// ALU
module ALU(
input clk,
input [15:0]a,b,
input [3*8:0] op,
output  reg [31:0]out
    );
Size: roughly 2,600 cells after synthesis, ~32 flip-flops, roughly 90 I/O pins.
export LEC_CHECK = 0
export CAP_MARGIN = 20
export CORE_MARGIN = 2
export CORE_UTILIZATION = 72
export CTS_CLUSTER_DIAMETER = 364
export CTS_CLUSTER_SIZE = 32
export SLEW_MARGIN = 20
create_clock -name core_clock -period 10.6 [get_ports {clk}]
run.sh (not shown) runs the stock make flow with config.mk's settings and CLKGATE_MAP_FILE=.
The baseline did not get past detailed placement (3_5_place_dp) (DPL-0038).
Next try:
--- a/flow/config.mk
+++ b/flow/config.mk
@@ -9,5 +9,4 @@
 export CORE_MARGIN = 2
-export CORE_UTILIZATION = 72
-export CTS_CLUSTER_DIAMETER = 364
-export CTS_CLUSTER_SIZE = 32
+export CORE_UTILIZATION = 61
+export SETUP_SLACK_MARGIN = 5.0
 export SLEW_MARGIN = 20
==> flow/constraint.sdc (replaced) <==
create_clock -name core_clock -period 28.0 [get_ports {clk}]
set_input_delay 5.6000 -clock core_clock [delete_from_list [all_inputs] [get_ports {clk}]]
set_output_delay 5.6000 -clock core_clock [all_outputs]
set_load 0.01 [all_outputs]
=> With this change the flow finished clean. Die area rose by 18%. Synthesized cell count does not change. Area after synthesis does not change.
Next try:
--- a/flow/config.mk
+++ b/flow/config.mk
@@ -7,6 +7,10 @@
 export LEC_CHECK = 0
+export ABC_AREA = 1
 export CAP_MARGIN = 20
+export CORE_ASPECT_RATIO = 0.5
 export CORE_MARGIN = 2
-export CORE_UTILIZATION = 61
-export SETUP_SLACK_MARGIN = 5.0
+export CORE_UTILIZATION = 70
+export CTS_CLUSTER_DIAMETER = 190
+export CTS_CLUSTER_SIZE = 93
+export PLACE_DENSITY_LB_ADDON = 0.29
 export SLEW_MARGIN = 20
Effect: The new run completed without violations; sequential cell count is unchanged; design area is lower by about 18%; wire length is lower by 27%; worst hold slack gains 180 ps; die size is lower by 12%; total power is higher by about 2.6%; count of clock-buffer cells in the layout is higher by 1; worst setup slack loses 99 ps; core utilization is lower by 4.4 points.

* * *

== run 1 ==
Starting RTL as in the previous note.
Settings: LEC_CHECK=0, CAP_MARGIN=20, CORE_MARGIN=2, CORE_UTILIZATION=58, SETUP_SLACK_MARGIN=-1.47, SLEW_MARGIN=20, TNS_END_PERCENT=35; clock period 21.9 ns.
The layout from run 1, despite a flow that completed every stage, fails the layout checks, with the failing checks listed as setup timing.
--- input diff run 1..run 2 ---
diff --git a/flow/config.mk b/flow/config.mk
--- a/flow/config.mk
+++ b/flow/config.mk
@@ -11 +10,0 @@
-export SETUP_SLACK_MARGIN = -1.47
==> flow/constraint.sdc <==
create_clock -name core_clock -period 22.8 [get_ports {clk}]
set_input_delay 4.5600 -clock core_clock [delete_from_list [all_inputs] [get_ports {clk}]]
set_output_delay 4.5600 -clock core_clock [all_outputs]
set_load 0.01 [all_outputs]
Notes after the runs:
Run 2 got as far as global routing (5_1_grt), where a tool error ended the run. From run 1 to run 2, number of hold buffers added after CTS did not move at all. Diff run 1 -> run 2: number of rows created at floorplan roughly the same, last weighted congestion value of the routability-driven placer now smaller, cell area after technology mapping has remained practically unchanged.
diff inputs: run 2 => run 3
diff --git a/flow/config.mk b/flow/config.mk
--- a/flow/config.mk
+++ b/flow/config.mk
@@ -10 +10,2 @@
-export CORE_UTILIZATION = 58
+export CORE_UTILIZATION = 40
+export SETUP_SLACK_MARGIN = 3.51
@@ -12 +12,0 @@
-export TNS_END_PERCENT = 35
==> flow/constraint.sdc <==
create_clock -name core_clock -period 27.1 [get_ports {clk}]
set_input_delay 5.4200 -clock core_clock [delete_from_list [all_inputs] [get_ports {clk}]]
set_output_delay 5.4200 -clock core_clock [all_outputs]
set_load 0.01 [all_outputs]
Notes after the runs:
Run 3 went all the way through the flow, and no timing, DRC or antenna check failed.
Taking run 2 as the reference, in run 3 post-CTS repair timing setup buffer count picked up an extra 49; row count higher; post-synthesis area per instance roughly the same; setup slack at placement has increased; vertical die size up 20%.
The area of the die in run 3 was higher than what run 2 gave.
In the tables for run 3 and run 2, last weighted congestion value of the routability-driven placer reads higher with run 2.
Re synthesized cell count: no difference whatsoever between run 3 and run 2.
Diff run 2 -> run 3: and-or/or-and share of the synthesized area neither gained nor lost much, initial cell density of the core lost 18 points, HPWL reported at the end of detailed placement lost 2500 µm.
--- input diff run 3..run 4 ---
diff --git a/flow/config.mk b/flow/config.mk
--- a/flow/config.mk
+++ b/flow/config.mk
@@ -10,2 +10,2 @@
-export CORE_UTILIZATION = 40
-export SETUP_SLACK_MARGIN = 3.51
+export CORE_UTILIZATION = 58
+export SETUP_SLACK_MARGIN = 4.35
==> flow/constraint.sdc <==
create_clock -name core_clock -period 15.0 [get_ports {clk}]
set_input_delay 3.0000 -clock core_clock [delete_from_list [all_inputs] [get_ports {clk}]]
set_output_delay 3.0000 -clock core_clock [all_outputs]
set_load 0.01 [all_outputs]
Results
- Run 4 is listed as incomplete: the tool reported an error in global routing (5_1_grt) and the run ended there.
- Run 4 -> run 3: number of distinct standard cells referenced by the synthesized netlist delta 0, exact match
- Placed cell area (run 4 vs. run 3) increases by more than 10%
- When run 4 is measured against run 3, its die area turns out 31% lower.
- Taking run 3 over run 4, the total setup buffers inserted after CTS ratio works out to 1.7.
- NOTE instance count after placement with tap cells included run 3->run 4 increased by more than 10%
- Run 4 vs. run 3: placed wire-length estimate after detailed placement moved up; count of input and output buffers did not really move; core outline area went down 31%; routability-driven placement congestion ratio now larger; chip height decreased 36 µm.
- For overall die width, dividing the value from run 4 by the value from run 3 gives 0.834.
The following lists how run 5 was set up differently from run 4:
diff --git a/flow/config.mk b/flow/config.mk
--- a/flow/config.mk
+++ b/flow/config.mk
@@ -7,0 +8 @@
+export ABC_AREA = 1
@@ -10,2 +11 @@
-export CORE_UTILIZATION = 58
-export SETUP_SLACK_MARGIN = 4.35
+export CORE_UTILIZATION = 65
==> flow/constraint.sdc <==
create_clock -name core_clock -period 18.8 [get_ports {clk}]
set_input_delay 3.7600 -clock core_clock [delete_from_list [all_inputs] [get_ports {clk}]]
set_output_delay 3.7600 -clock core_clock [all_outputs]
set_load 0.01 [all_outputs]
Status(run 5) = ERROR, stage = clock tree synthesis (4_1_cts)
Row placed cell area: run 5 lower / run 4 higher
Run 5 gives more post-synthesis instance area than run 4 did.
[compare] base=run 4 new=run 5: number of instances in the synthesized netlist moved up, site row count moved down, area reported by Yosys stat climbed 150 µm².
Power figures rest on the tool's default switching activity, not on a simulated workload.
